===== flow/design.v =====
`timescale 1ns / 1ps
module rotator
    #( 
    parameter DATA_WIDTH    = 12,
    parameter ANGLE_WIDTH   = 16,
    parameter ROTATOR_NUMBER = 1
    )(  
    input                                   clk,
    input                                   rst,
    input  wire signed [DATA_WIDTH:0]       x_i,
    input  wire signed [DATA_WIDTH:0]       y_i,
    input  wire signed [ANGLE_WIDTH:0]      z_i,
    input              [1:0]                quarter_in,
    input  wire        [ANGLE_WIDTH:0]      atan,
    output reg signed  [DATA_WIDTH:0]       x_o,
    output reg signed  [DATA_WIDTH:0]       y_o,
    output reg signed  [ANGLE_WIDTH:0]      z_o,
    output reg         [1:0]                quarter_out
);
wire signed [DATA_WIDTH:0] shifted_x;
wire signed [DATA_WIDTH:0] shifted_y;
assign shifted_x = x_i >>> ROTATOR_NUMBER;
assign shifted_y = y_i >>> ROTATOR_NUMBER;
always@(posedge clk)begin
    if (rst) begin
        x_o <= 0;
        y_o <= 0;
        z_o <= 0;
        quarter_out <=0;
    end else begin
        quarter_out <= quarter_in;
        if (z_i > 0) begin
            x_o <= x_i - shifted_y;
            y_o <= y_i + shifted_x;
            z_o <= z_i - atan;
        end else begin
            x_o <= x_i + shifted_y;
            y_o <= y_i - shifted_x;
            z_o <= z_i + atan;
        end
    end
end
endmodule
`timescale 1ns / 1ps
module cordic#(
    parameter DATA_WIDTH    = 12,
    parameter ANGLE_WIDTH   = 16
    )(
    input                           clk,
    input                           rst,
    input  signed [DATA_WIDTH:0]    x_i,
    input         [1:0]             quarter_in,
    input         [ANGLE_WIDTH-1:0]   theta_i,  
    output signed [DATA_WIDTH:0]    x_o,
    output signed [DATA_WIDTH:0]    y_o,
    output        [1:0]             quarter_out
    );
parameter ROTATORS_COUNT = 16;
genvar i;
wire signed   [DATA_WIDTH:0]  x_wire     [ROTATORS_COUNT:0]; 
wire signed   [DATA_WIDTH:0]  y_wire     [ROTATORS_COUNT:0]; 
wire signed   [ANGLE_WIDTH:0] z_wire     [ROTATORS_COUNT:0]; 
wire          [1:0]           quarter    [ROTATORS_COUNT:0]; 
assign x_wire[0][DATA_WIDTH:0] = x_i[DATA_WIDTH:0];
assign y_wire[0][DATA_WIDTH:0] = 0;
assign z_wire[0][ANGLE_WIDTH:0] = theta_i[ANGLE_WIDTH-1:0];
assign quarter[0][1:0] = quarter_in[1:0];
assign x_o[DATA_WIDTH:0] = x_wire[ROTATORS_COUNT][DATA_WIDTH:0];
assign y_o[DATA_WIDTH:0] = y_wire[ROTATORS_COUNT][DATA_WIDTH:0];
assign quarter_out[1:0] = quarter[ROTATORS_COUNT][1:0];
generate
    for(i=0; i < ROTATORS_COUNT; i = i + 1) begin
        rotator
        #( 
        .DATA_WIDTH    (DATA_WIDTH),
        .ANGLE_WIDTH   (ANGLE_WIDTH),
        .ROTATOR_NUMBER(i)
        ) rotator (  
        .clk        ( clk ),
        .rst        ( rst ),
        .x_i        ( x_wire[i][DATA_WIDTH:0]   ),
        .y_i        ( y_wire[i][DATA_WIDTH:0]   ),
        .z_i        ( z_wire[i][ANGLE_WIDTH:0]  ),
        .quarter_in (quarter[i]                 ),
        .atan       ( tanangle(i)               ),
        .x_o        ( x_wire[i+1][DATA_WIDTH:0] ),
        .y_o        ( y_wire[i+1][DATA_WIDTH:0] ),
        .z_o        ( z_wire[i+1][ANGLE_WIDTH:0]),
        .quarter_out( quarter[i+1]              )
        );
    end
endgenerate
function [ANGLE_WIDTH:0] tanangle;
    input [3:0] i;
begin
    case (i)
    4'b0000: tanangle = 25723;  
    4'b0001: tanangle = 15204;  
    4'b0010: tanangle = 8028;  
    4'b0011: tanangle = 4076;  
    4'b0100: tanangle = 2045;  
    4'b0101: tanangle = 1022;  
    4'b0110: tanangle = 511;  
    4'b0111: tanangle = 256;  
    4'b1000: tanangle = 128;  
    4'b1001: tanangle = 65;  
    4'b1010: tanangle = 32;  
    4'b1011: tanangle = 16;  
    4'b1100: tanangle = 8;  
    4'b1101: tanangle = 4;  
    4'b1110: tanangle = 2;  
    4'b1111: tanangle = 1;  
    endcase
    end
endfunction
endmodule
`timescale 1ns / 1ps
module Sine_wave
    #(
        parameter DATA_WIDTH    = 12,
        parameter ANGLE_WIDTH   = 16
    )(
    input                       clk,
    input                       reset,
    input                       ce,
    input  [DATA_WIDTH:0]       ampl,  
    input  [ANGLE_WIDTH-1:0]    step,  
    output [DATA_WIDTH:0]    sin_wave,
    output [DATA_WIDTH:0]    cos_wave   
);
localparam  MID_LVL = 2 << (DATA_WIDTH-1);
localparam angle_90 = 51315; 
wire signed [DATA_WIDTH:0] Xo_cordic, Yo_cordic;
reg [ANGLE_WIDTH-1:0] angle ;
wire [1:0] quarter;
localparam QUARTER_1 = 0;
localparam QUARTER_2 = 1;
localparam QUARTER_3 = 2;
localparam QUARTER_4 = 3;
reg [2:0] state;
cordic # (
    .DATA_WIDTH    (DATA_WIDTH),
    .ANGLE_WIDTH   (ANGLE_WIDTH)
    ) cordic ( 
    .clk        ( clk), 
    .rst        ( reset      ),
    .x_i        ( ampl       ), 
    .quarter_in ( state      ),
    .theta_i    ( angle      ),
    .x_o        ( Xo_cordic  ), 
    .y_o        ( Yo_cordic  ),
    .quarter_out( quarter    )
);
assign sin_wave = (quarter == QUARTER_1) | (quarter == QUARTER_2) ? MID_LVL + Yo_cordic : MID_LVL -Yo_cordic;
assign cos_wave = (quarter == QUARTER_1) | (quarter == QUARTER_4) ? MID_LVL + Xo_cordic : MID_LVL -Xo_cordic;
always@(posedge clk)begin
    if (!ce) begin
    end else if (reset) begin
        state <= QUARTER_1;
        angle <= 0;
    end else begin
        case (state)
            QUARTER_1: begin
                if (angle < angle_90 - step)
                    angle <= angle + step;
                else begin
                    state <= QUARTER_2;
                end
            end
            QUARTER_2: begin
                if (angle > step)
                    angle <= angle - step;
                else begin
                    state <= QUARTER_3;
                end
            end
            QUARTER_3: begin
                if (angle < angle_90 - step)
                    angle <= angle + step;
                else begin
                    state <= QUARTER_4;
                end
            end
            QUARTER_4: begin
                if (angle > step)
                    angle <= angle - step;
                else begin
                    state <= QUARTER_1;
                end
            end
        endcase
    end
end
endmodule

===== flow/run.sh =====
#!/bin/bash
# the make line also repeats each setting of config.mk as NAME=value (left out here)
make -C /OpenROAD-flow-scripts/flow DESIGN_CONFIG=/design/flow/config.mk WORK_HOME=/design/flow/orfs CLKGATE_MAP_FILE= finish

===== flow/config.mk =====
export PLATFORM = sky130hd
export DESIGN_NAME = Sine_wave
export DESIGN_NICKNAME = Sine_wave
export VERILOG_FILES = /design/flow/design.v
export SDC_FILE = /design/flow/constraint.sdc
export NUM_CORES = 4
export LEC_CHECK = 0
export CAP_MARGIN = 20
export CORE_MARGIN = 2
export CORE_UTILIZATION = 72
export CTS_CLUSTER_DIAMETER = 358
export CTS_CLUSTER_SIZE = 32
export PLACE_DENSITY = 0.66
export SLEW_MARGIN = 20
export TNS_END_PERCENT = 5

===== flow/constraint.sdc =====
create_clock -name core_clock -period 2.34 [get_ports {clk}]
set_input_delay 0.4680 -clock core_clock [delete_from_list [all_inputs] [get_ports {clk}]]
set_output_delay 0.4680 -clock core_clock [all_outputs]
set_load 0.01 [all_outputs]

==> results of run 1 <==
[stage by stage]
step                      hold WS [ps]  setup TNS, ps  instance area, µm²  utilization [%]  instances
after floorplan                    414        -172190               49500                -       5742
after global placement             416        -289820               64000             95.2       8305
after detailed placement           425        -393900               64000             95.2       8305
==> run notes, run 1 <==
The flow did not finish. It got as far as clock tree synthesis (4_1_cts) and failed there. The first error in the log reads "[ERROR DPL-0038] Utilization greater than 100%, impossible to legalize".

Summed over its instances, the top area cell type makes up 28.7% of the synthesized netlist area. The run gives 67,200 µm² for the area of the placeable core. The pre-CTS setup check shows a worst slack of -1440 ps. In the Yosys stats the netlist draws on 87 distinct library cells. The run gives 57 for the tally of buffers added on design ports. The fraction of synthesized area in multiplexers came out at 1.11%.

The cell count after synthesis is 5,742. The top-level I/O count came out at 58. The tools report the floorplan-stage core utilization as 72.8%.

The tools report the area figure in the yosys stat output as 48,900 µm². The floorplan step set the die width to 265 µm. For reference, the top cells by area after synthesis are dfxtp_1 29%, ha_1 16%, xnor2_1 6.8%.

Dividing the synthesized area by the synthesized cell count gives 8.52 µm². For this run the top cell type by instance count after synthesis was nor2_1. The synthesis report names the predominant flop master as dfxtp_1.

Sequential elements use 29.8% of the synthesized area. The commonest cells after synthesis are 845 x nor2_1, 702 x dfxtp_1, 635 x ha_1. After Yosys synthesis, full adders, half adders and majority gates account for 18.1% of the synthesized area. The initialized floorplan defines 95 standard-cell rows. The synthesized netlist occupies a cell area of 48,900 µm². For the number of nets produced by synthesis, the log shows 6,455. The largest total area in the synthesized netlist belongs to dfxtp_1.

The share of synthesized cell area in and, or, nand and nor gates is 19.0%. Summing the areas of all compound-gate instances in the mapped netlist gives 18.2% of the synthesized area. The tools report the half-perimeter wire length after detailed placement as 136,000 µm. For reference, the top logic cell family by area is simple AND/OR/NAND/NOR gates. Per the OpenROAD floorplan log, the area of the die is 70,000 µm². The vertical die dimension reported for this design is 265 µm. The Yosys step of the flow raised 19 warnings. Yosys mapped a number of flops with a built-in enable equal to 18. Per the gpl log, the routability congestion estimate is 0.947. The share of synthesized registers carrying an async set or reset was 0%; the xor/xnor cell area share of the yosys netlist was 10.6%. Counting flops and latches in the post-synthesis netlist gives 720. Per the Yosys statistics, synthesis produced 5,742 cells.
==> inputs of run 2 (changes only) <==
Settings changed: ABC_AREA set to 1, CELL_PAD_IN_SITES_DETAIL_PLACEMENT set to 1, CORE_ASPECT_RATIO set to 0.79, CORE_UTILIZATION 72 to 40, CTS_CLUSTER_DIAMETER 358 to not set, CTS_CLUSTER_SIZE 32 to 41, GPL_ROUTABILITY_DRIVEN set to 0, MAX_ROUTING_LAYER set to met4, MIN_ROUTING_LAYER set to met2, PLACE_DENSITY 0.66 to not set, PLACE_DENSITY_LB_ADDON set to 0.16, SETUP_SLACK_MARGIN set to 1.16, SLEW_MARGIN 20 to 35, TNS_END_PERCENT 5 to 10.
Clock period 2.34 ns to 6.36 ns, I/O delays scaled along.
==> run 2 against run 1 <==
  * The run now finishes clean
  * Die size grew 86%
  * Synthesized cell count grew 29%
  * Synthesized area increased by 3.9%
==> run notes, run 2 <==
The total number of vias is 70,800, and the worst hold slack is 382 ps. For this run, the final setup violation count is recorded as 0. The worst setup path is captured at a flop. The remaining number of nets flagged by the antenna check after routing was 0. Length in cells of the worst reg-to-reg path: 14.

Number of buffers added for setup after CTS: 0. In the hold report, the worst path ends at cordic.genblk1[12].rotator.quarter_out[1]. The shortest period the worst path allows is 4780 ps. Leading cell type by number of instances after synthesis: nand2_1 (was nor2_1).

The kind of critical path is reg2reg. The deepest clock path buffer count was 3. Multi-input combinational cell area: 32,600 µm². Setup slack at placement: 1860 ps (was -1440 ps). Cell types occupying the most area after synthesis: dfxtp_1 28%, ha_1 16%, nand2_1 10% (was dfxtp_1 29%, ha_1 16%, xnor2_1 6.8%). TritonCTS built the clock tree. The flow ran to the end and the layout has no timing, DRC or antenna violations. The logs give 51 (was 87) for the number of distinct library cells after synthesis and 146 for the pin count of the biggest net entering global routing.

Required time at the worst-slack endpoint: 6990 ps. The share of the clock period used by the worst path is 75.2%. The overall global routing resource usage was 41.3%. With the and-or/or-and share of the synthesized area at 19.9% (was 18.2%), the endpoint arrival time on the critical path is 5410 ps. The startpoint of the tightest hold check path was cordic.genblk1[11].rotator.quarter_out[1]. The logs give 3 for the count of H-tree levels built during CTS and 9,259 for the number of standard cells in the final layout excluding fillers.

On the worst setup and hold paths after CTS, the clock-pin slew comes to 80 ps. The xor/xnor cell area share of the yosys netlist works out to 2.24% (was 10.6%). Setup total negative slack on the finished layout was measured at 0 ps. Per the final timing report, the hold violations number 0. The post-synthesis area per instance came out at 6.85 µm² (was 8.52 µm²). The logs give a warning total of 58.

The count of library flops with an enable pin works out to 18 (unchanged). The number of gates resized after CTS came out at 0. The count of cells along the worst hold path came out at 2. In this run the register-to-register setup slack is 1580 ps. The cell sequence reported for the critical path is nor2_1 -> nand2_1 -> nor2_1 -> nand2_1 -> nand2_1 -> clkinv_1 -> o21ai_0 -> ha_1 -> nand3_1 -> nand2_1 -> a21oi_1 -> o21ai_0 -> nor2_1 -> nor2_1. The number of hold buffers added after CTS is 0.

Counting every sink on the clock net gives 720. Main combinational cell family by area after synthesis: simple AND/OR/NAND/NOR gates (unchanged). Worst-case clock skew: 66.9 ps. The highest clock rate this design can be run at is 209 MHz. The launch point of the critical path was reported as cordic.genblk1[8].rotator.z_o[1].

With the final-report max-slew violation count at 0, the TritonCTS buffer count is 80. The destination of the worst register-to-register timing path was cordic.genblk1[9].rotator.x_o[9]. The area figure in the yosys stat output was 50,800 µm² (was 48,900 µm²); the register area share after synthesis was 28.7% (was 29.8%). The number of nets in the layout was 8,187; the area of the placeable core was 126,000 µm² (was 67,200 µm²). The first global-routing pass estimated 277,000 µm of wire. The tally of buffers added on design ports is 57 (unchanged).

Most common flop cell mapped by yosys: dfxtp_1 (unchanged). As reported, the later end of the worst-skew pair has a clock insertion delay of 750 ps. Setup repair after global routing left no endpoint under its margin. In this run the number of cells on the critical path is 14. Measured against its own limit, the worst slew margin works out to 33.7%. The tools report the floorplan die area as 130,000 µm² (was 70,000 µm²). The fraction of synthesized area in multiplexers is 0% (was 1.11%), and the share of synthesized registers carrying an async set or reset is 0% (unchanged).

With the portion of synthesized cell area occupied by the leading cell type at 27.6% (was 28.7%), the floorplan-stage core utilization is 40.2% (was 72.8%). For the cell count after synthesis, the log shows 7,423 (was 5,742). The run gives 720 (unchanged) for the number of synthesized register bits. The slowest cell on the critical path is clkinv_1.

According to the timing report, the critical path is captured at cordic.genblk1[9].rotator.x_o[9]. The horizontal extent of the die was 405 µm (was 265 µm). In this design, the stage delay of the slowest critical-path cell is 920 ps. The cell area after synthesis was 50,800 µm² (was 48,900 µm²); the detailed-routing iteration count for the pre-antenna-repair pass was 12. List of most frequent post-synthesis cells: 1,396 x nand2_1, 1,007 x nor2_1, 972 x a21oi_1 (was 845 x nor2_1, 702 x dfxtp_1, 635 x ha_1).

The maximum fanout count along the critical path was 21; the warning count from the yosys run was 19 (unchanged). The top cell type by total area after synthesis is dfxtp_1 (unchanged). Max-cap violations in this run came to 0. STA classifies the critical path startpoint as a flop. With the die height at 321 µm (was 265 µm), the post-route worst setup slack is 1580 ps.

The wire length recorded after detailed routing is 169,000 µm. The initial antenna violation count is 0, and the growth of design area from synthesis to finish is 10.5%.

With the half-perimeter wire length after detailed placement at 124,000 µm (was 136,000 µm), the average wire per standard cell is 18.3 µm. The run gives 116 (was 95) for the number of core rows. At the pin with the least slew margin, the transition time is 994 ps. The kind of path behind the tightest hold check is reg2reg. The layout has 16,400 filler cells. The category of cells accounting for the largest share of critical-path delay was simple AND/OR/NAND/NOR gates.

The run gives 1 for the number of buffers and inverters on the critical path. The worst register-to-register path begins at cordic.genblk1[8].rotator.z_o[1]. The share of synthesized cell area in and, or, nand and nor gates is 24.4% (was 19.0%). The run gives 9,102 (was 8,305) for the total placed cells including tap cells. The number of DRC violations after detailed-routing iteration 0 is 11,600, and the top-level I/O count is 58 (unchanged). With the sequential cell area at 14,600 µm², the number of nets produced by synthesis is 8,136 (was 6,455).

The adder-cell share of the synthesized area works out to 17.4% (was 18.1%). Clock tree synthesis selected as its root buffer the cell clkbuf_16. For this run, design rule violations remaining after detail routing come to 0. The vias per cell was 7.65.

The total congestion overflow after global routing is 0.

Yosys cell count: 7,423 (was 5,742). The number of global-route vias before repair was 78,200.
[run 2: layout make-up]
| type | count | share of cell area (%) |
|---|---|---|
| multi-input combinational | 5738 | 58.0 |
| sequential | 720 | 26.0 |
| inverter | 864 | 5.79 |
| clock buffer | 109 | 4.10 |
| tap | 1711 | 3.81 |
| timing repair buffer | 70 | 1.28 |
| clock inverter | 40 | 1.03 |
| antenna | 7 | 0.0312 |
[run 2: metrics by stage]
step	area, µm²	utilization [%]
6_report	56200	44.4
4_1_cts	56100	44.4
3_5_place_dp	53200	42.1
2_1_floorplan	50800	-
5_1_grt	56100	44.4
3_3_place_gp	53200	42.1
[run 2: per-layer routing]
| metal | vias to the layer above | global-route usage, % | routed length, µm |
|---|---|---|---|
| li1 | 24900 | - | - |
| met1 | 25000 | - | 0 |
| met2 | 19000 | 44.9 | 80400 |
| met3 | 1967 | 57.0 | 74500 |
| met4 | 0 | 7.48 | 14200 |
| met5 | - | - | 0 |
==> inputs of run 3 (changes only) <==
Settings changed: ABC_AREA 1 to not set, CELL_PAD_IN_SITES_DETAIL_PLACEMENT 1 to 0, CORE_ASPECT_RATIO 0.79 to not set, CORE_UTILIZATION 40 to 70, CTS_CLUSTER_DIAMETER set to 378, GPL_ROUTABILITY_DRIVEN 0 to not set, MAX_ROUTING_LAYER met4 to not set, MIN_ROUTING_LAYER met2 to not set, PLACE_DENSITY_LB_ADDON 0.16 to not set, SETUP_SLACK_MARGIN 1.16 to 1.09, SLEW_MARGIN 35 to 20, TNS_END_PERCENT 10 to not set.
Clock period 6.36 ns to 4.0 ns, I/O delays scaled along.
==> run 3 against run 2 <==
  * The flow now stops in global routing (5_1_grt)
  * Synthesized area down 3.8%
  * Synthesized cell count down 23%
  * Die size down 45%
==> run notes, run 3 <==
The run stopped with a tool error. According to the logs, the last stage reached was global routing (5_1_grt). The tool reported: "[ERROR GRT-0232] Routing congestion too high. Check the congestion heatmap in the GUI". Per the GRT congestion report, total overflow comes to 480. The number of nets produced by synthesis was 6,455 (was 8,136); the cell area after synthesis was 48,900 µm² (was 50,800 µm²).

The run gives 82,900 µm (was 124,000 µm) for the half-perimeter wire length after detailed placement. The leading cell type by number of instances after synthesis is nor2_1 (was nand2_1). The area figure in the yosys stat output was 48,900 µm² (was 50,800 µm²). Overall routing resource usage recorded by global route was 85.2%.

Top cell type by total area after synthesis: dfxtp_1 (unchanged). Cell types occupying the most area after synthesis: dfxtp_1 29%, ha_1 16%, xnor2_1 6.8% (was dfxtp_1 28%, ha_1 16%, nand2_1 10%). The most common flop cell mapped by yosys is dfxtp_1 (unchanged). The adder-cell share of the synthesized area was 18.1% (was 17.4%). The top-level I/O count is 58 (unchanged). The run gives 1 (was 3) for the count of H-tree levels built during CTS. For the cell count after synthesis, the log shows 5,742 (was 7,423). The floorplan-stage core utilization is 71.1% (was 40.2%). With the count of library flops with an enable pin at 18 (unchanged), the and-or/or-and share of the synthesized area is 18.2% (was 19.9%).

The xor/xnor cell area share of the yosys netlist was 10.6% (was 2.24%). The die height works out to 268 µm (was 321 µm). With the register area share after synthesis at 29.8% (was 28.7%), the floorplan die area is 72,000 µm² (was 130,000 µm²).

The final estimated routing congestion in global placement came out at 0.912. The yosys cell count came out at 5,742 (was 7,423). The horizontal extent of the die came out at 268 µm (was 405 µm). For the area of the placeable core, the log shows 68,800 µm² (was 126,000 µm²). With the tally of buffers added on design ports at 57 (unchanged), the post-synthesis area per instance is 8.52 µm² (was 6.85 µm²).

The share of synthesized registers carrying an async set or reset was 0% (unchanged). The tools report the master cell of the clock root buffer as clkbuf_16 (unchanged). The portion of synthesized cell area occupied by the leading cell type was 28.7% (was 27.6%); the number of distinct library cells after synthesis was 87 (was 51). Fraction of synthesized area in multiplexers: 1.11% (was 0%).

The main combinational cell family by area after synthesis is simple AND/OR/NAND/NOR gates (unchanged). The run gives 720 (unchanged) for the number of synthesized register bits. The total clock sinks is 720 (unchanged), and the number of core rows is 96 (was 116).

The run gives 19.0% (was 24.4%) for the share of synthesized cell area in and, or, nand and nor gates. The run gives 3 (unchanged) as the deepest clock path buffer count. List of most frequent post-synthesis cells: 845 x nor2_1, 702 x dfxtp_1, 635 x ha_1 (was 1,396 x nand2_1, 1,007 x nor2_1, 972 x a21oi_1). For the warning count from the yosys run, the log shows 19 (unchanged). For the TritonCTS buffer count, the log shows 21 (was 80).
run 3: routing by layer:
metal,global-route usage (%),GRT overflow
met5,41.2,4
met1,83.3,2
met3,74.3,18
met2,98.4,255
met4,89.8,201
run 3: stage by stage:
stage / setup WS, ps / utilization [%] / cells / cell area (µm²)
4_1_cts: 622 / 85.1 / 7050 / 58600
3_5_place_dp: 25.7 / 74.8 / 6659 / 51500
3_3_place_gp: 137 / 74.8 / 6659 / 51500
2_1_floorplan: 782 / - / 5742 / 49900
run 3: repair_timing:
action / CTS
cloned: 12
buffers inserted: 356
setup endpoints to repair: 370
hold buffers: 0
pin swaps: 439
gates resized: 887
==> inputs of run 4 (changes only) <==
Settings changed: CELL_PAD_IN_SITES_DETAIL_PLACEMENT 0 to not set, CTS_CLUSTER_DIAMETER 378 to 45, CTS_CLUSTER_SIZE 41 to 32, SETUP_SLACK_MARGIN 1.09 to not set.
Clock period 4.0 ns to 2.34 ns, I/O delays scaled along.
==> run 4 against run 3 <==
  * Synthesized cell count unchanged
  * The flow stops in clock tree synthesis (4_1_cts)
  * Die size unchanged
  * Synthesized area unchanged
==> run notes, run 4 <==
The tally of buffers added on design ports is 57 (unchanged). The run gives 19.0% (unchanged) for the share of synthesized cell area in and, or, nand and nor gates. Area of the placeable core: 68,800 µm² (unchanged). List of most frequent post-synthesis cells: 845 x nor2_1, 702 x dfxtp_1, 635 x ha_1 (unchanged). The tools report the floorplan die area as 72,000 µm² (unchanged). Cell types occupying the most area after synthesis: dfxtp_1 29%, ha_1 16%, xnor2_1 6.8% (unchanged). Area figure in the yosys stat output: 48,900 µm² (unchanged). With the yosys cell count at 5,742 (unchanged), the fraction of synthesized area in multiplexers is 1.11% (unchanged). The register area share after synthesis is 29.8% (unchanged).

Most common flop cell mapped by yosys: dfxtp_1 (unchanged). Xor/xnor cell area share of the yosys netlist: 10.6% (unchanged). Adder-cell share of the synthesized area: 18.1% (unchanged).

The horizontal extent of the die was 268 µm (unchanged). And-or/or-and share of the synthesized area: 18.2% (unchanged). The top cell type by total area after synthesis was dfxtp_1 (unchanged). For the number of distinct library cells after synthesis, the log shows 87 (unchanged). For the number of core rows, the log shows 96 (unchanged). Run-stopping error: [ERROR DPL-0038] Utilization greater than 100%, impossible to legalize (was [ERROR GRT-0232] Routing congestion too high. Check the congestion heatmap in the GUI). The total placed cells including tap cells came out at 8,367 (was 6,659). The cell area after synthesis was 48,900 µm² (unchanged). The post-synthesis area per instance was 8.52 µm² (unchanged); the warning count from the yosys run was 19 (unchanged). The leading cell type by number of instances after synthesis is nor2_1 (unchanged). Count of library flops with an enable pin: 18 (unchanged).

The half-perimeter wire length after detailed placement is 159,000 µm (was 82,900 µm), and the final estimated routing congestion in global placement is 0.965 (was 0.912). The die height was 268 µm (unchanged). Number of synthesized register bits: 720 (unchanged).

The run stopped with a tool error. The share of synthesized registers carrying an async set or reset was 0% (unchanged). The main combinational cell family by area after synthesis was simple AND/OR/NAND/NOR gates (unchanged).

The stage where the flow stopped was clock tree synthesis (4_1_cts) (was global routing (5_1_grt)). The portion of synthesized cell area occupied by the leading cell type is 28.7% (unchanged). The logs give 5,742 (unchanged) for the cell count after synthesis and 67,300 µm² (was 51,500 µm²) for the placed instance area. The top-level I/O count was 58 (unchanged). The run gives 71.1% (unchanged) for the floorplan-stage core utilization.

The run gives 6,455 (unchanged) for the number of nets produced by synthesis.
## run 4: per-stage QoR
step,setup WS (ps),utilization [%]
2_1_floorplan,-878,-
3_3_place_gp,-1210,97.8
3_5_place_dp,-1360,97.8
==> inputs of run 5 (changes only) <==
Settings changed: ABC_AREA set to 1, CAP_MARGIN 20 to 0, CORE_UTILIZATION 70 to 71, CTS_CLUSTER_DIAMETER 45 to 381, CTS_CLUSTER_SIZE 32 to not set, PLACE_DENSITY set to 0.62, SETUP_SLACK_MARGIN set to -0.01.
Clock period 2.34 ns to 2.67 ns, I/O delays scaled along.
==> run 5 against run 4 <==
  * The run fails in global routing (5_1_grt)
  * Synthesized cell count grew 29%
  * Synthesized area grew 3.9%
  * Die size grew 2.4%
==> run notes, run 5 <==
The flow did not finish. Stage where the flow stopped: global routing (5_1_grt) (was clock tree synthesis (4_1_cts)). Run-stopping error: [ERROR GRT-0232] Routing congestion too high. Check the congestion heatmap in the GUI (was [ERROR DPL-0038] Utilization greater than 100%, impossible to legalize). Fraction of synthesized area in multiplexers: 0% (was 1.11%). The run gives 51 (was 87) as the number of distinct library cells after synthesis. The number of core rows was 98 (was 96). List of most frequent post-synthesis cells: 1,396 x nand2_1, 1,007 x nor2_1, 972 x a21oi_1 (was 845 x nor2_1, 702 x dfxtp_1, 635 x ha_1). The run gives 73,800 µm² (was 72,000 µm²) for the floorplan die area. The tools report the area figure in the yosys stat output as 50,800 µm² (was 48,900 µm²). The leading cell type by number of instances after synthesis was nand2_1 (was nor2_1). Per the CTS log, the maximum H-tree level is 3. The tree built by TritonCTS fans out to 720 sinks. Cell types occupying the most area after synthesis: dfxtp_1 28%, ha_1 16%, nand2_1 10% (was dfxtp_1 29%, ha_1 16%, xnor2_1 6.8%).

With the area of the placeable core at 71,200 µm² (was 68,800 µm²), the total congestion overflow after global routing is 273. The most common flop cell mapped by yosys is dfxtp_1 (unchanged). The run gives 17.4% (was 18.1%) for the adder-cell share of the synthesized area.

Looking at the clock tree report, the root buffer type is clkbuf_16. The tally of buffers added on design ports came out at 57 (unchanged). The top cell type by total area after synthesis is dfxtp_1 (unchanged). The run gives 78 as the TritonCTS buffer count. The tools report the cell count after synthesis as 7,423 (was 5,742). For the number of nets produced by synthesis, the log shows 8,136 (was 6,455). With the number of synthesized register bits at 720 (unchanged), the warning count from the yosys run is 19 (unchanged). Cell area after synthesis: 50,800 µm² (was 48,900 µm²).

The half-perimeter wire length after detailed placement was 110,000 µm (was 159,000 µm). The and-or/or-and share of the synthesized area came out at 19.9% (was 18.2%). The horizontal extent of the die was 272 µm (was 268 µm). The xor/xnor cell area share of the yosys netlist was 2.24% (was 10.6%); the deepest clock path buffer count was 3. The die height is 272 µm (was 268 µm), and the share of synthesized cell area in and, or, nand and nor gates is 24.4% (was 19.0%). For the top-level I/O count, the log shows 58 (unchanged). The share of synthesized registers carrying an async set or reset is 0% (unchanged), and the yosys cell count is 7,423 (was 5,742). In the global route stage, overall resource usage came out at 77.2%. For the placed instance area, the log shows 56,900 µm² (was 67,300 µm²). The portion of synthesized cell area occupied by the leading cell type was 27.6% (was 28.7%); the register area share after synthesis was 28.7% (was 29.8%).

Main combinational cell family by area after synthesis: simple AND/OR/NAND/NOR gates (unchanged). The final estimated routing congestion in global placement is 0.977 (was 0.965). The count of library flops with an enable pin works out to 18 (unchanged). The floorplan-stage core utilization was 71.4% (was 71.1%).

The run gives 6.85 µm² (was 8.52 µm²) for the post-synthesis area per instance.
-- run 5: repair_timing --
action / 4_1_cts
hold buffers: 0
setup buffers: 33
gates resized: 228
gates cloned: 3
endpoints found under the setup margin: 173
pin swaps: 35
-- run 5: stage by stage --
step	cells	TNS [ps]	setup slack, ps
3_3_place_gp	8921	-14340	-696
4_1_cts	9098	-314	-138
3_5_place_dp	8921	-18950	-696
2_1_floorplan	7423	0	4.71
-- run 5: layer usage --
layer  GRT usage [%]  GRT overflow
met5            39.8             0
met4            76.9           122
met3            62.5            15
met2            94.0           116
met1            75.8            20
==> inputs of run 6 (changes only) <==
Settings changed: ABC_AREA 1 to 0, CAP_MARGIN 0 to 20, CELL_PAD_IN_SITES_DETAIL_PLACEMENT set to 1, CORE_UTILIZATION 71 to 26, CTS_CLUSTER_DIAMETER 381 to 138, CTS_CLUSTER_SIZE set to 68, GPL_ROUTABILITY_DRIVEN set to 1, MAX_ROUTING_LAYER set to met5, MIN_ROUTING_LAYER set to met1, PLACE_DENSITY 0.62 to 0.94, SETUP_SLACK_MARGIN -0.01 to not set.
Clock period 2.67 ns to 2.94 ns, I/O delays scaled along.
==> run 6 against run 5 <==
  * The flow again stops in global routing (5_1_grt)
  * Synthesized area fell by 3.8%
  * Synthesized cell count fell by 23%
  * Die size rose to 2.6 times the previous value
==> run notes, run 6 <==
Count of H-tree levels built during CTS: 1 (was 3). The share of synthesized cell area in and, or, nand and nor gates came out at 19.0% (was 24.4%). Run-stopping error: [ERROR GRT-0116] Global routing finished with congestion. Check the congestion regions in the DRC Viewer (was [ERROR GRT-0232] Routing congestion too high. Check the congestion heatmap in the GUI). The run gives 8.52 µm² (was 6.85 µm²) for the post-synthesis area per instance. The main combinational cell family by area after synthesis is simple AND/OR/NAND/NOR gates (unchanged). The yosys cell count was 5,742 (was 7,423); the portion of synthesized cell area occupied by the leading cell type was 28.7% (was 27.6%). Leading cell type by number of instances after synthesis: nor2_1 (was nand2_1). The master cell of the clock root buffer was clkbuf_16 (unchanged). The deepest clock path buffer count is 3 (unchanged), and the cell count after synthesis is 5,742 (was 7,423). The floorplan die area was 192,000 µm² (was 73,800 µm²); the fraction of synthesized area in multiplexers was 1.11% (was 0%).

Tally of buffers added on design ports: 57 (unchanged). The cell area after synthesis is 48,900 µm² (was 50,800 µm²). The total clock sinks was 720 (unchanged); the xor/xnor cell area share of the yosys netlist was 10.6% (was 2.24%). With the half-perimeter wire length after detailed placement at 181,000 µm (was 110,000 µm), the die height is 438 µm (was 272 µm).

The most common flop cell mapped by yosys was dfxtp_1 (unchanged). The register area share after synthesis was 29.8% (was 28.7%). The area of the placeable core was 187,000 µm² (was 71,200 µm²). The number of nets produced by synthesis is 6,455 (was 8,136), and the count of library flops with an enable pin is 18 (unchanged). The tools report the number of core rows as 159 (was 98).

The horizontal extent of the die was 438 µm (was 272 µm). The run stopped with a tool error. The run gives 18.1% (was 17.4%) for the adder-cell share of the synthesized area. With the and-or/or-and share of the synthesized area at 18.2% (was 19.9%), the overall global routing resource usage is 60.6%. The run gives 0% (unchanged) for the share of synthesized registers carrying an async set or reset. Warning count from the yosys run: 19 (unchanged). List of most frequent post-synthesis cells: 845 x nor2_1, 702 x dfxtp_1, 635 x ha_1 (was 1,396 x nand2_1, 1,007 x nor2_1, 972 x a21oi_1).

The top cell type by total area after synthesis is dfxtp_1 (unchanged). Floorplan-stage core utilization: 26.1% (was 71.4%). Cell types occupying the most area after synthesis: dfxtp_1 29%, ha_1 16%, xnor2_1 6.8% (was dfxtp_1 28%, ha_1 16%, nand2_1 10%).

The number of distinct library cells after synthesis is 87 (was 51), and the number of synthesized register bits is 720 (unchanged). The final estimated routing congestion in global placement was 0.903 (was 0.977). The area figure in the yosys stat output was 48,900 µm² (was 50,800 µm²). Per the GRT congestion report, total overflow comes to 10,800.

The TritonCTS buffer count is 14 (was 78), and the top-level I/O count is 58 (unchanged). Stage where the flow stopped: global routing (5_1_grt) (unchanged).
==> run 6: repair_timing <==
item / in CTS
endpoints found under the setup margin: 451
gates cloned: 5
gates resized: 1813
hold buffers: 0
setup buffers: 509
hold endpoints to repair: 0
pin swaps: 862
==> run 6: layer usage <==
layer | overflow | GRT usage [%]
met5 | 137 | 44.0
met4 | 1831 | 53.0
met3 | 1264 | 56.0
met2 | 5594 | 68.7
met1 | 1926 | 61.0
==> run 6: stage by stage <==
step	instances	area [µm²]	setup WS, ps
after floorplan	5742	49800	-278
after global placement	9210	60800	-751
after detailed placement	9210	60800	-1010
after CTS	9697	73400	-627
==> inputs of run 7 (changes only) <==
Settings changed: ABC_AREA 0 to not set, CAP_MARGIN 20 to 5, CELL_PAD_IN_SITES_DETAIL_PLACEMENT 1 to not set, CORE_UTILIZATION 26 to 72, CTS_CLUSTER_DIAMETER 138 to 353, CTS_CLUSTER_SIZE 68 to not set, GPL_ROUTABILITY_DRIVEN 1 to not set, MAX_ROUTING_LAYER met5 to not set, MIN_ROUTING_LAYER met1 to not set, PLACE_DENSITY 0.94 to not set, SETUP_SLACK_MARGIN set to -0.26.
Clock period 2.94 ns to 3.22 ns, I/O delays scaled along.
==> run 7 against run 6 <==
  * Synthesized cell count unchanged
  * Synthesized area unchanged
  * Now fails the layout checks on negative setup slack
  * Die size decreased by 63%
==> run notes, run 7 <==
The routed layout reports a DRC error count of 0. The master cell of the clock root buffer is clkbuf_16 (unchanged). The cell area after synthesis came out at 48,900 µm² (unchanged). Per the detail_route report, vias per standard cell equal 6.35.

The top cell type by total area after synthesis is dfxtp_1 (unchanged). The count of library flops with an enable pin was 18 (unchanged); the overall global routing resource usage was 37.5%. The final estimated routing congestion in global placement is 0.924 (was 0.903).

The portion of synthesized cell area occupied by the leading cell type was 28.7% (unchanged). Timing would allow up to 260 MHz. The destination of the worst register-to-register timing path is cordic.genblk1[1].rotator.x_o[12]. The floorplan die area was 70,000 µm² (was 192,000 µm²). The total clock sinks is 720 (unchanged), and the number of DRC violations after detailed-routing iteration 0 is 3,906.

The detailed router reported a total wirelength of 146,000 µm. The run gives 29.8% (unchanged) for the register area share after synthesis. For this run the aggregate overflow at the end of global routing stands at 0. The adder-cell share of the synthesized area came out at 18.1% (unchanged).

For the deepest clock path buffer count, the log shows 3 (unchanged). The run gives 3 (was 1) for the count of H-tree levels built during CTS. Cell types occupying the most area after synthesis: dfxtp_1 29%, ha_1 16%, xnor2_1 6.8% (unchanged).

The flow ran to the end, but the layout failed its checks. For the total number of vias, the log shows 47,500. The run gives 19.0% (unchanged) for the share of synthesized cell area in and, or, nand and nor gates.

The max-slew check reports its worst relative slack as 37.0%. On the critical path the data arrives at 4330 ps. Setup repair after global routing could not meet its margin everywhere. The share of synthesized registers carrying an async set or reset is 0% (unchanged).

The critical path capture point is cordic.genblk1[1].rotator.x_o[12]. The number of synthesized register bits works out to 720 (unchanged). The tally of buffers added on design ports is 57 (unchanged). The category of cells accounting for the largest share of critical-path delay is AND-OR/OR-AND gates. Type of element capturing the critical path: a flop. The first global-routing pass estimated 221,000 µm of wire.

TritonCTS built the clock tree. The growth of design area from synthesis to finish works out to 22.8%. Startpoint of the tightest hold check path: reset. TritonCTS buffer count: 77 (was 14).

The and-or/or-and share of the synthesized area was 18.2% (unchanged). Along the critical path, the tally of buffer and inverter instances is 2. The leading cell type by number of instances after synthesis was nor2_1 (unchanged).

The post-route worst setup slack is -627 ps. STA shows the worst reg2reg path with a cell count of 14. The run gives 0 (unchanged) for the number of hold buffers added after CTS. The slowest stage of the critical path belongs to the cell o41a_1.

The post-synthesis area per instance works out to 8.52 µm² (unchanged). The worst setup path is launched from a flop. The total number of cells along the worst setup path is 14, and the count of cells along the worst hold path is 2. The run gives 67,200 µm² (was 187,000 µm²) as the area of the placeable core.

List of most frequent post-synthesis cells: 845 x nor2_1, 702 x dfxtp_1, 635 x ha_1 (unchanged). The remaining number of nets flagged by the antenna check after routing was 0; the hold violation total from the final report was 0. Fraction of synthesized area in multiplexers: 1.11% (unchanged).

The run gives 60 ps for the clock-pin slew on the worst setup and hold paths. Tracing the worst setup path back leads to its startpoint at cordic.genblk1[0].rotator.z_o[12]. The main combinational cell family by area after synthesis was simple AND/OR/NAND/NOR gates (unchanged). For the area figure in the yosys stat output, the log shows 48,900 µm² (unchanged). The run gives 56,100 µm² (was 60,800 µm²) for the placed instance area. After detailed routing, the average wire length per cell comes to 19.5 µm. With the yosys cell count at 5,742 (unchanged), the worst-case clock skew is 28.8 ps.

The number of global-route vias before repair came out at 46,900. After layout, the minimum clock period comes to 3850 ps. For the top-level I/O count, the log shows 58 (unchanged). Summing over the stages, the warning tally comes to 60. With the later-pin clock latency in the skew report at 640 ps, the share of the clock period used by the worst path is 119%.

Entering global routing, the biggest net connects 179 pins. The transition at the pin with the smallest max-transition slack is 944 ps. The post-route core utilization was 89.5%. The worst hold slack is 427 ps. The run gives 9 as the detailed-routing iteration count for the pre-antenna-repair pass.

The required time at the worst-slack endpoint is 3700 ps. Failing layout checks were recorded as negative setup slack. For the worst reg-to-reg path, the startpoint reported by OpenROAD is cordic.genblk1[0].rotator.z_o[12].

The cell count after synthesis was 5,742 (unchanged). In the hold report, the worst path ends at cordic.genblk1[14].rotator.z_o[9]. STA reports a reg2reg setup slack of -630 ps.

The die height works out to 265 µm (was 438 µm). The run gives 19 (unchanged) as the warning count from the yosys run. After routing, the total negative slack on setup checks comes to -23,050 ps.

The number of distinct library cells after synthesis was 87 (unchanged); the delay contributed by the slowest stage of the critical path was 620 ps. The timing report shows the most common cell along the critical path to be a21o_1. Half-perimeter wire length after detailed placement: 93,900 µm (was 181,000 µm). The final tally of setup violations came out at 185. The most common flop cell mapped by yosys was dfxtp_1 (unchanged). The final layout contains 7,258 nets.

The run gives 60,100 µm² as the post-layout instance area. The horizontal extent of the die works out to 265 µm (was 438 µm).

The tools report the final-report max-slew violation count as 0. The kind of critical path is reg2reg. Traced cell by cell, the critical path runs through or4_4 -> o41a_1 -> inv_2 -> buf_4 -> a21oi_1 -> xor2_1 -> ha_2 -> a21o_1 -> a21o_1 -> a2111oi_4 -> a21boi_2 -> a221oi_2 -> xnor2_1 -> nor2_1. With the initial antenna violation count at 1, the number of nets produced by synthesis is 6,455 (unchanged). The kind of path behind the tightest hold check was in2reg. The tools report the floorplan-stage core utilization as 72.8% (was 26.1%). The maximum fanout count along the critical path is 6, and the max capacitance violation total is 0. Xor/xnor cell area share of the yosys netlist: 10.6% (unchanged). The tools report the number of core rows as 95 (was 159).
-- run 7: what timing repair did --
item | 4_1_cts | 5_1_grt
setup endpoints to repair | 49 | 172
gates cloned | 0 | 1
gates resized | 33 | 222
setup buffers | 1 | 28
pin swaps | 4 | 90
endpoints found under the hold margin | 0 | 0
-- run 7: cell type report --
type	count	area, µm²
Multi-Input combinational cell	4618	33800
Sequential cell	720	14600
Fill cell	3125	7080
Timing Repair Buffer	859	6760
Clock buffer	108	2260
Tap cell	873	1090
Inverter	269	1020
Clock inverter	29	498
Antenna cell	1	2.50
-- run 7: per-stage QoR --
stage	setup slack (ps)	std cells
global route	-670	7476
floorplan	-345	5742
finish	-627	7477
global placement	-1040	7321
CTS	-260	7459
detailed placement	-1100	7321
-- run 7: layer usage --
layer	up-vias	part of all wire, %	global-route usage, %
met1	22500	38	41.3
met5	-	0.0089	0
li1	22000	-	-
met4	2	6.6	20.1
met3	763	5.9	5.48
met2	2195	50	69.4
==> inputs of run 8 (changes only) <==
Settings changed: CAP_MARGIN 5 to 20, CORE_UTILIZATION 72 to 40, CTS_CLUSTER_DIAMETER 353 to not set, SETUP_SLACK_MARGIN -0.26 to not set.
Clock period 3.22 ns to 5.0 ns, I/O delays scaled along.
==> run 8 against run 7 <==
  * Final cell count decreased by 0.15%
  * Via count shrank 18%
  * Critical path type unchanged
  * Synthesized area did not move
  * Fmax decreased by 8.8%
  * Clock-buffer cell count up 6
  * Register-to-register slack gained 1400 ps
  * The run now finishes clean
  * Worst hold slack got worse by 9.0 ps
  * Routed wire length fell by 26%
==> run notes, run 8 <==
The run gives 0 (was 185) as the final tally of setup violations. For the number of global-route vias before repair, the log shows 37,700 (was 46,900). The most common flop cell mapped by yosys is dfxtp_1 (unchanged). Critical path capture point: cordic.genblk1[1].rotator.x_o[12] (unchanged). The total met2 wirelength after detailed routing was 49,000 µm (was 72,700 µm); the share of synthesized cell area in and, or, nand and nor gates was 19.0% (unchanged).

Kind of critical path: reg2reg (unchanged). The portion of synthesized cell area occupied by the leading cell type was 28.7% (unchanged); the setup slack at placement was 531 ps (was -1100 ps). The count of library flops with an enable pin is 18 (unchanged), and the warning count from the yosys run is 19 (unchanged).

The slowest cell on the critical path was o41a_1 (unchanged). The endpoint arrival time on the critical path came out at 4750 ps (was 4330 ps). The kind of path behind the tightest hold check is reg2reg (was in2reg). Number of buffers and inverters on the critical path: 1 (was 2). The master cell of the clock root buffer is clkbuf_16 (unchanged). Met1 wire length: 52,500 µm (was 54,800 µm). With the number of hold buffers added after CTS at 0 (unchanged), the number of nets in the layout is 6,493 (was 7,258). The number of distinct library cells after synthesis was 87 (unchanged).

The total number of cells along the worst setup path was 13 (was 14); the fraction of synthesized area in multiplexers was 1.11% (unchanged). The run gives 39,100 (was 47,500) as the total number of vias. Cells traversed along the worst timing path: or4_1 -> o41a_1 -> inv_2 -> a21oi_1 -> xor2_1 -> ha_1 -> a21o_1 -> a21o_1 -> a2111oi_0 -> a21boi_0 -> a221oi_1 -> xnor2_1 -> nor2_1 (was or4_4 -> o41a_1 -> inv_2 -> buf_4 -> a21oi_1 -> xor2_1 -> ha_2 -> a21o_1 -> a21o_1 -> a2111oi_4 -> a21boi_2 -> a221oi_2 -> xnor2_1 -> nor2_1). The run gives 83,400 µm (was 93,900 µm) for the half-perimeter wire length after detailed placement.

Sequential cell area: 14,600 µm² (about the same). The tools report the number of fillers in the final layout as 12,000 (was 3,125). Cell types occupying the most area after synthesis: dfxtp_1 29%, ha_1 16%, xnor2_1 6.8% (unchanged). With the initial antenna violation count at 0 (was 1), the transition at the pin with the smallest max-transition slack is 985 ps (was 944 ps). The yosys cell count is 5,742 (unchanged), and the final estimated routing congestion in global placement is 0.872 (was 0.924). The total number of warnings across the stage logs is 55 (was 60). With the wire length of the first global-routing pass at 182,000 µm (was 221,000 µm), the overall global routing resource usage is 16.9% (was 37.5%). The tools report the total negative slack as 0 ps (was -23,050 ps).

List of most frequent post-synthesis cells: 845 x nor2_1, 702 x dfxtp_1, 635 x ha_1 (unchanged). The worst hold slack is 418 ps (was 427 ps).

The logs give 0 (unchanged) for the total congestion overflow after global routing and 0 (unchanged) for the max capacitance violation total. Top cell type by total area after synthesis: dfxtp_1 (unchanged). The tally of buffers added on design ports was 57 (unchanged); the maximum fanout count along the critical path was 23 (was 6).

The critical path's most frequent cell is a21o_1 (unchanged). Register area share after synthesis: 29.8% (unchanged).

The remaining number of nets flagged by the antenna check after routing is 0 (unchanged), and the highest achievable clock rate is 237 MHz (was 260 MHz). The number of nets produced by synthesis was 6,455 (unchanged). The post-route worst setup slack is 781 ps (was -627 ps). Worst relative slew slack: 34.3% (was 37.0%).

The tools report the type of element capturing the critical path as a flop (unchanged). The run gives 13 (was 14) for the length in cells of the worst reg-to-reg path. The post-detailed-route DRC marker count came out at 0 (unchanged). The hold violation total from the final report is 0 (unchanged). The growth of design area from synthesis to finish is 10.7% (was 22.8%). Main combinational cell family by area after synthesis: simple AND/OR/NAND/NOR gates (unchanged). The number of buffers added for setup after CTS came out at 0 (was 1). The average wire per standard cell was 14.4 µm (was 19.5 µm). With the shortest period the worst path allows at 4220 ps (was 3850 ps), the total clock sinks is 720 (unchanged). The run gives 354 µm (was 265 µm) for the horizontal extent of the die.

Count of cells along the worst hold path: 1 (was 2). For the detailed-routing iteration count for the pre-antenna-repair pass, the log shows 7 (was 9). The run gives 0 (was 33) for the number of gates resized after CTS.

The tools report the top-level I/O count as 58 (unchanged). For the pin count of the biggest net entering global routing, the log shows 162 (was 179). The startpoint of the tightest hold check path is cordic.genblk1[7].rotator.quarter_out[1] (was reset).

The flow ran to the end and the layout has no timing, DRC or antenna violations. The TritonCTS buffer count was 83 (was 77).

The xor/xnor cell area share of the yosys netlist works out to 10.6% (unchanged). The met3 wire length is 3430 µm (was 8530 µm). The number of core rows is 128 (was 95). The share of synthesized registers carrying an async set or reset works out to 0% (unchanged).

The vias per cell works out to 5.23 (was 6.35). The run gives 40.2% (was 72.8%) as the floorplan-stage core utilization. The run gives 107,000 µm (was 146,000 µm) for the post-detailed-routing wire length. Required time at the worst-slack endpoint: 5530 ps (was 3700 ps).

TritonCTS built the clock tree. The number of DRC violations after detailed-routing iteration 0 was 2,206 (was 3,906); the floorplan die area was 125,000 µm² (was 70,000 µm²). The register-to-register setup slack was 780 ps (was -630 ps). The tools report the final-report max-slew violation count as 0 (unchanged). The origin of the critical flop-to-flop path is cordic.genblk1[0].rotator.z_o[9] (was cordic.genblk1[0].rotator.z_o[12]). The clock-pin slew on the worst setup and hold paths is 60 ps (about the same). The post-synthesis area per instance is 8.52 µm² (unchanged), and the share of the clock period used by the worst path is 84.4% (was 119%). Setup repair after global routing left no endpoint under its margin.

The area figure in the yosys stat output is 48,900 µm² (unchanged). The die height came out at 354 µm (was 265 µm). The tools report the endpoint with the worst hold slack as cordic.genblk1[8].rotator.quarter_out[1] (was cordic.genblk1[14].rotator.z_o[9]).

The delay contributed by the slowest stage of the critical path works out to 760 ps (was 620 ps). The post-route core utilization is 44.5% (was 89.5%), and the worst-case clock skew is 48.0 ps (was 28.8 ps). The tools report the area of the placeable core as 122,000 µm² (was 67,200 µm²). For the later-pin clock latency in the skew report, the log shows 680 ps (was 640 ps).

The destination of the worst register-to-register timing path is cordic.genblk1[1].rotator.x_o[12] (unchanged). Uppermost layer routed: met4 (was met5). The leading cell type by number of instances after synthesis was nor2_1 (unchanged). For the cell count after synthesis, the log shows 5,742 (unchanged). The cell area after synthesis came out at 48,900 µm² (unchanged).

For the count of H-tree levels built during CTS, the log shows 3 (unchanged). For the deepest clock path buffer count, the log shows 3 (unchanged). Origin of the worst setup path: cordic.genblk1[0].rotator.z_o[9] (was cordic.genblk1[0].rotator.z_o[12]). The multi-input combinational cell area is 32,800 µm² (was 33,800 µm²). The tools report the startpoint class of the critical path as a flop (unchanged). The run gives 720 (unchanged) for the number of synthesized register bits. The adder-cell share of the synthesized area works out to 18.1% (unchanged).

The category of cells accounting for the largest share of critical-path delay was AND-OR/OR-AND gates (unchanged). The and-or/or-and share of the synthesized area came out at 18.2% (unchanged).
[run 8: area by class of cell]
type	count	share of cell area (%)
Timing Repair Buffer	88	1.63
Clock inverter	31	0.767
Clock buffer	114	4.41
Multi-Input combinational cell	4618	60.6
Tap cell	1625	3.76
Sequential cell	720	27.0
Inverter	269	1.89
Antenna cell	1	0.00462
[run 8: metal layers]
metal  GRT usage [%]  up-vias
met4            4.47        0
met3            2.19      169
li1                -    20500
met2            28.5      542
met1            22.6    17900
met5               0        -
[run 8: per-stage QoR]
step / instances / cell area [µm²]
finish: 7466 / 54100
global placement: 7320 / 51300
detailed placement: 7320 / 51300
global route: 7465 / 54100
floorplan: 5742 / 48900
CTS: 7465 / 54100
==> inputs of run 9 (changes only) <==
Settings changed: CELL_PAD_IN_SITES_GLOBAL_PLACEMENT set to 3, CORE_UTILIZATION 40 to 23, CTS_CLUSTER_DIAMETER set to 29, CTS_CLUSTER_SIZE set to 46, GPL_ROUTABILITY_DRIVEN set to 0, SETUP_SLACK_MARGIN set to -0.14.
Clock period 5.0 ns to 7.71 ns, I/O delays scaled along.
==> run 9 against run 8 <==
  * Non-clock buffer count fell by 9
  * Still clean
  * Setup slack improved by 2200 ps
  * Design area increased by 12%
==> run notes, run 9 <==
For the number of hold buffers added after CTS, the log shows 0 (unchanged). Cells traversed along the worst timing path: nor4_1 -> nand4_1 -> nand2b_1 -> clkinv_1 -> a21oi_1 -> ha_1 -> nor2b_1 -> o31a_1 -> o211ai_1 -> a21oi_1 -> a2111oi_1 -> a21oi_1 -> mux2_2 (was or4_1 -> o41a_1 -> inv_2 -> a21oi_1 -> xor2_1 -> ha_1 -> a21o_1 -> a21o_1 -> a2111oi_0 -> a21boi_0 -> a221oi_1 -> xnor2_1 -> nor2_1). The run gives 28.7% (unchanged) for the portion of synthesized cell area occupied by the leading cell type.

The length in cells of the worst reg-to-reg path is 13 (unchanged). Total negative slack: 0 ps (unchanged). The category of cells accounting for the largest share of critical-path delay was AND-OR/OR-AND gates (unchanged).

The and-or/or-and share of the synthesized area was 18.2% (unchanged); the detailed-routing iteration count for the pre-antenna-repair pass was 5 (was 7). The xor/xnor cell area share of the yosys netlist is 10.6% (unchanged). The origin of the worst setup path is cordic.genblk1[7].rotator.z_o[7] (was cordic.genblk1[0].rotator.z_o[9]).

The run gives 15.6 µm (was 14.4 µm) for the average wire per standard cell. The run gives 23.1% (was 40.2%) for the floorplan-stage core utilization. Post-detailed-route DRC marker count: 0 (unchanged). The kind of path behind the tightest hold check was reg2reg (unchanged). The share of the clock period used by the worst path was 61.0% (was 84.4%); the count of library flops with an enable pin was 18 (unchanged). The logs give 216,000 µm² (was 125,000 µm²) for the floorplan die area and 31.1% (was 34.3%) for the worst relative slew slack.

The run gives 40 ps (was 60 ps) for the clock-pin slew on the worst setup and hold paths. The run gives 8,915 (was 7,466) for the number of standard cells in the final layout excluding fillers. Number of synthesized register bits: 720 (unchanged).

The area figure in the yosys stat output came out at 48,900 µm² (unchanged). The run gives 5,742 (unchanged) as the yosys cell count. The count of cells along the worst hold path came out at 1 (unchanged).

The total number of cells along the worst setup path was 13 (unchanged). Slowest cell on the critical path: clkinv_1 (was o41a_1). The tools report the number of nets produced by synthesis as 6,455 (unchanged).

The cell count after synthesis is 5,742 (unchanged). The number of distinct library cells after synthesis is 87 (unchanged), and the total congestion overflow after global routing is 0 (unchanged). The growth of design area from synthesis to finish is 23.9% (was 10.7%). The highest achievable clock rate was 213 MHz (was 237 MHz).

The top cell type by total area after synthesis was dfxtp_1 (unchanged). Setup repair after global routing left no endpoint under its margin. Horizontal extent of the die: 465 µm (was 354 µm). The final-report max-slew violation count is 0 (unchanged).

The TritonCTS buffer count came out at 214 (was 83). The run gives 465 µm (was 354 µm) for the die height. Main combinational cell family by area after synthesis: simple AND/OR/NAND/NOR gates (unchanged). The tools report the number of buffers added for setup after CTS as 0 (unchanged). The vias per cell came out at 4.47 (was 5.23). The number of nets in the layout came out at 6,615 (was 6,493). The destination of the worst register-to-register timing path was cordic.genblk1[8].rotator.y_o[11] (was cordic.genblk1[1].rotator.x_o[12]). The cell area after synthesis was 48,900 µm² (unchanged); the maximum fanout count along the critical path was 17 (was 23). The run gives 4710 ps (was 4220 ps) for the shortest period the worst path allows. The master cell of the clock root buffer is clkbuf_16 (unchanged). The run gives 5380 ps (was 4750 ps) for the endpoint arrival time on the critical path.

The tools report the max capacitance violation total as 0 (unchanged). The run gives 1 (unchanged) for the number of buffers and inverters on the critical path. The share of synthesized registers carrying an async set or reset came out at 0% (unchanged). For the post-detailed-routing wire length, the log shows 139,000 µm (was 107,000 µm).

The leading cell type by number of instances after synthesis is nor2_1 (unchanged). Total clock sinks: 720 (unchanged).

The tally of buffers added on design ports came out at 57 (unchanged). The run gives 710 ps (was 760 ps) for the delay contributed by the slowest stage of the critical path. The tools report the area of the placeable core as 212,000 µm² (was 122,000 µm²). The startpoint of the tightest hold check path is cordic.genblk1[10].rotator.quarter_out[1] (was cordic.genblk1[7].rotator.quarter_out[1]).

The final tally of setup violations was 0 (unchanged); the register-to-register setup slack was 3000 ps (was 780 ps). The run gives 8,507 (was 7,320) for the total placed cells including tap cells. The startpoint class of the critical path was a flop (unchanged).

The tools report the type of element capturing the critical path as a flop (unchanged). The run gives 1.11% (unchanged) for the fraction of synthesized area in multiplexers. The remaining number of nets flagged by the antenna check after routing is 0 (unchanged).

The worst-case clock skew was 34.7 ps (was 48.0 ps); the register area share after synthesis was 29.8% (unchanged). Critical path's most frequent cell: a21oi_1 (was a21o_1). The logs give 3 (unchanged) for the deepest clock path buffer count and 0 (unchanged) for the initial antenna violation count. The total number of warnings across the stage logs is 58 (was 55). The top-level I/O count was 58 (unchanged). The overall global routing resource usage is 12.8% (was 16.9%).

The tools report the critical path capture point as cordic.genblk1[8].rotator.y_o[11] (was cordic.genblk1[1].rotator.x_o[12]). The run gives 8390 ps (was 5530 ps) for the required time at the worst-slack endpoint. The number of core rows is 169 (was 128). The tools report the wire length of the first global-routing pass as 226,000 µm (was 182,000 µm). The transition at the pin with the smallest max-transition slack was 1020 ps (was 985 ps). The tools report the number of global-route vias before repair as 41,900 (was 37,700). The warning count from the yosys run is 19 (unchanged). Endpoint with the worst hold slack: cordic.genblk1[11].rotator.quarter_out[1] (was cordic.genblk1[8].rotator.quarter_out[1]). The most common flop cell mapped by yosys is dfxtp_1 (unchanged).

The run gives 1,493 (was 2,206) for the number of DRC violations after detailed-routing iteration 0. The logs give 109,000 µm (was 83,400 µm) for the half-perimeter wire length after detailed placement and 0 (unchanged) for the number of gates resized after CTS. The flow ran to the end and the layout has no timing, DRC or antenna violations. The count of H-tree levels built during CTS is 4 (was 3). The run gives 790 ps (was 680 ps) for the later-pin clock latency in the skew report. The kind of critical path was reg2reg (unchanged). TritonCTS built the clock tree. The hold violation total from the final report was 0 (unchanged).

List of most frequent post-synthesis cells: 845 x nor2_1, 702 x dfxtp_1, 635 x ha_1 (unchanged). The origin of the critical flop-to-flop path is cordic.genblk1[7].rotator.z_o[7] (was cordic.genblk1[0].rotator.z_o[9]). The share of synthesized cell area in and, or, nand and nor gates is 19.0% (unchanged). Post-synthesis area per instance: 8.52 µm² (unchanged). The run gives 39,900 (was 39,100) as the total number of vias.

Cell types occupying the most area after synthesis: dfxtp_1 29%, ha_1 16%, xnor2_1 6.8% (unchanged). The tools report the post-route core utilization as 28.6% (was 44.5%). Pin count of the biggest net entering global routing: 131 (was 162).

The adder-cell share of the synthesized area came out at 18.1% (unchanged).
run 9: layer usage:
layer	up-vias	global-route usage, %	routed length, µm
met5	-	0	0
met4	0	3.95	3460
met3	243	2.29	3900
met2	466	24.2	72400
met1	18400	14.3	58900
li1	20800	-	-
run 9: metrics by stage:
| stage | setup WS [ps] | area, µm² | hold slack (ps) |
|---|---|---|---|
| global placement | 2550 | 52700 | 424 |
| detailed placement | 2580 | 52700 | 422 |
| global route | 2500 | 60600 | 444 |
| floorplan | 3060 | 48900 | 414 |
| CTS | 2770 | 60600 | 432 |
| finish | 3000 | 60600 | 429 |
run 9: layout make-up:
| type | count | area (µm²) |
|---|---|---|
| Sequential cell | 720 | 14600 |
| Tap cell | 2821 | 3530 |
| Inverter | 269 | 1020 |
| Multi-Input combinational cell | 4618 | 32800 |
| Clock inverter | 126 | 1720 |
| Timing Repair Buffer | 79 | 778 |
| Clock buffer | 281 | 6130 |
| Antenna cell | 1 | 2.50 |
| Fill cell | 22700 | 151000 |
==> inputs of run 10 (changes only) <==
Settings changed: CAP_MARGIN 20 to 0, CELL_PAD_IN_SITES_DETAIL_PLACEMENT set to 0, CELL_PAD_IN_SITES_GLOBAL_PLACEMENT 3 to not set, CORE_UTILIZATION 23 to 72, CTS_CLUSTER_DIAMETER 29 to not set, CTS_CLUSTER_SIZE 46 to 41, GPL_ROUTABILITY_DRIVEN 0 to not set, SETUP_SLACK_MARGIN -0.14 to not set.
Clock period 7.71 ns to 3.28 ns, I/O delays scaled along.
==> run 10 against run 9 <==
  * Now fails the layout checks on max-slew violations, negative setup slack
  * Routed wire length grew 35%
  * Final cell count decreased by 16%
  * Global-route usage rose by 25 points
  * Synthesized cell count unchanged
  * Die size decreased by 68%
  * Setup slack worse by 4200 ps
  * Critical endpoint is now cordic.genblk1[3].rotator.x_o[11]
  * Via count grew 33%
  * Clock skew is 1.1 ps lower
==> run notes, run 10 <==
The tools report the number of hold buffers added after CTS as 0 (unchanged). Routability-driven placement finished with a final weighted congestion of 0.965. The final tally of setup violations came out at 182 (was 0). The startpoint of the tightest hold check path was cordic.genblk1[10].rotator.quarter_out[1] (unchanged).

The top cell type by total area after synthesis is dfxtp_1 (unchanged). The share of the clock period used by the worst path is 135% (was 61.0%), and the xor/xnor cell area share of the yosys netlist is 10.6% (unchanged). The total clock sinks came out at 720 (unchanged). The register area share after synthesis was 29.8% (unchanged); the portion of synthesized cell area occupied by the leading cell type was 28.7% (unchanged). The top-level I/O count was 58 (unchanged); the floorplan-stage core utilization was 72.8% (was 23.1%). The average wire per standard cell came out at 25.2 µm (was 15.6 µm). The run did not pass the layout checks because of max-slew violations, negative setup slack. Post-route worst setup slack: -1160 ps (was 3000 ps). The tools report the endpoint arrival time on the critical path as 4970 ps (was 5380 ps). Master cell of the clock root buffer: clkbuf_16 (unchanged).

The die height was 265 µm (was 465 µm); the sequential cell area was 14,600 µm² (about the same). The origin of the critical flop-to-flop path is cordic.genblk1[2].rotator.z_o[3] (was cordic.genblk1[7].rotator.z_o[7]).

The slowest cell on the critical path is o41ai_2 (was clkinv_1). The logs give 2,336 (was 22,700) for the number of fillers in the final layout and 225 MHz (was 213 MHz) for the highest achievable clock rate. List of most frequent post-synthesis cells: 845 x nor2_1, 702 x dfxtp_1, 635 x ha_1 (unchanged). The worst relative slew slack was -10.7% (was 31.1%); the count of cells along the worst hold path was 1 (unchanged). Share of synthesized cell area in and, or, nand and nor gates: 19.0% (unchanged). The half-perimeter wire length after detailed placement is 90,700 µm (was 109,000 µm). The tally of buffers added on design ports is 57 (unchanged). The number of nets in the layout was 7,217 (was 6,615). The max capacitance violation total was 0 (unchanged). The endpoint with the worst hold slack was cordic.genblk1[11].rotator.quarter_out[1] (unchanged). The logs give 3 (unchanged) for the deepest clock path buffer count and 0 (unchanged) for the remaining number of nets flagged by the antenna check after routing. The count of H-tree levels built during CTS came out at 3 (was 4). The critical path capture point is cordic.genblk1[3].rotator.x_o[11] (was cordic.genblk1[8].rotator.y_o[11]).

The run finished, with violations left. Fraction of synthesized area in multiplexers: 1.11% (unchanged). TritonCTS built the clock tree. The transition at the pin with the smallest max-transition slack is 1660 ps (was 1020 ps), and the shortest period the worst path allows is 4440 ps (was 4710 ps).

The number of nets produced by synthesis was 6,455 (unchanged). The run gives 0% (unchanged) for the share of synthesized registers carrying an async set or reset. The destination of the worst register-to-register timing path was cordic.genblk1[3].rotator.x_o[11] (was cordic.genblk1[8].rotator.y_o[11]).

Cell types occupying the most area after synthesis: dfxtp_1 29%, ha_1 16%, xnor2_1 6.8% (unchanged). The maximum fanout count along the critical path was 8 (was 17).

The run gives 3810 ps (was 8390 ps) as the required time at the worst-slack endpoint. The final-report max-slew violation count came out at 1 (was 0).

Cells traversed along the worst timing path: nor4_2 -> nand4_1 -> nand2b_4 -> buf_6 -> buf_12 -> buf_8 -> a21oi_1 -> xnor2_1 -> ha_1 -> a21oi_2 -> o21ai_2 -> a41o_1 -> o41ai_2 -> xor2_1 -> nor2_1 (was nor4_1 -> nand4_1 -> nand2b_1 -> clkinv_1 -> a21oi_1 -> ha_1 -> nor2b_1 -> o31a_1 -> o211ai_1 -> a21oi_1 -> a2111oi_1 -> a21oi_1 -> mux2_2). The post-detailed-routing wire length is 187,000 µm (was 139,000 µm). The kind of path behind the tightest hold check is reg2reg (unchanged). Hold violation total from the final report: 0 (unchanged). The area figure in the yosys stat output is 48,900 µm² (unchanged), and the worst-case clock skew is 33.5 ps (was 34.7 ps). The tools report the register-to-register setup slack as -1160 ps (was 3000 ps). The origin of the worst setup path is cordic.genblk1[2].rotator.z_o[3] (was cordic.genblk1[7].rotator.z_o[7]). The tools report the startpoint class of the critical path as a flop (unchanged). The cell count after synthesis is 5,742 (unchanged). The area of the placeable core was 67,200 µm² (was 212,000 µm²); the horizontal extent of the die was 265 µm (was 465 µm). The setup slack at placement came out at -641 ps (was 2580 ps).
==> run 10: per-layer routing <==
layer	global-route usage [%]	wire length, µm	vias to the layer above
met1	41.6	60700	24200
met3	5.47	21500	2100
met5	0	164	-
met4	23.2	21100	20
li1	-	-	22000
met2	68.0	84000	4672
==> run 10: final cells by class <==
| class | count | area share (%) |
|---|---|---|
| Inverter | 269 | 1.68 |
| Clock buffer | 104 | 3.65 |
| Clock inverter | 42 | 0.763 |
| Antenna cell | 7 | 0.0283 |
| Timing Repair Buffer | 816 | 10.8 |
| Tap cell | 873 | 1.76 |
| Multi-Input combinational cell | 4618 | 57.7 |
| Sequential cell | 720 | 23.6 |
==> run 10: what timing repair did <==
item | CTS | global route
gates resized | 206 | 494
cloned | 1 | 2
setup buffers | 33 | 93
endpoints found under the setup margin | 143 | 239
pin swaps | 90 | 259
==> run 10: metrics by stage <==
| step | TNS, ps | std cells | utilization, % | hold slack (ps) | cell area [µm²] |
|---|---|---|---|---|---|
| after global routing | -87310 | 7442 | 92.3 | 456 | 62000 |
| after global placement | -15640 | 7173 | 82.0 | 415 | 55100 |
| final | -44610 | 7449 | 92.3 | 438 | 62000 |
| after CTS | -697 | 7353 | 87.9 | 434 | 59000 |
| after detailed placement | -21330 | 7173 | 82.0 | 425 | 55100 |
| after floorplan | -110 | 5742 | - | 414 | 49000 |
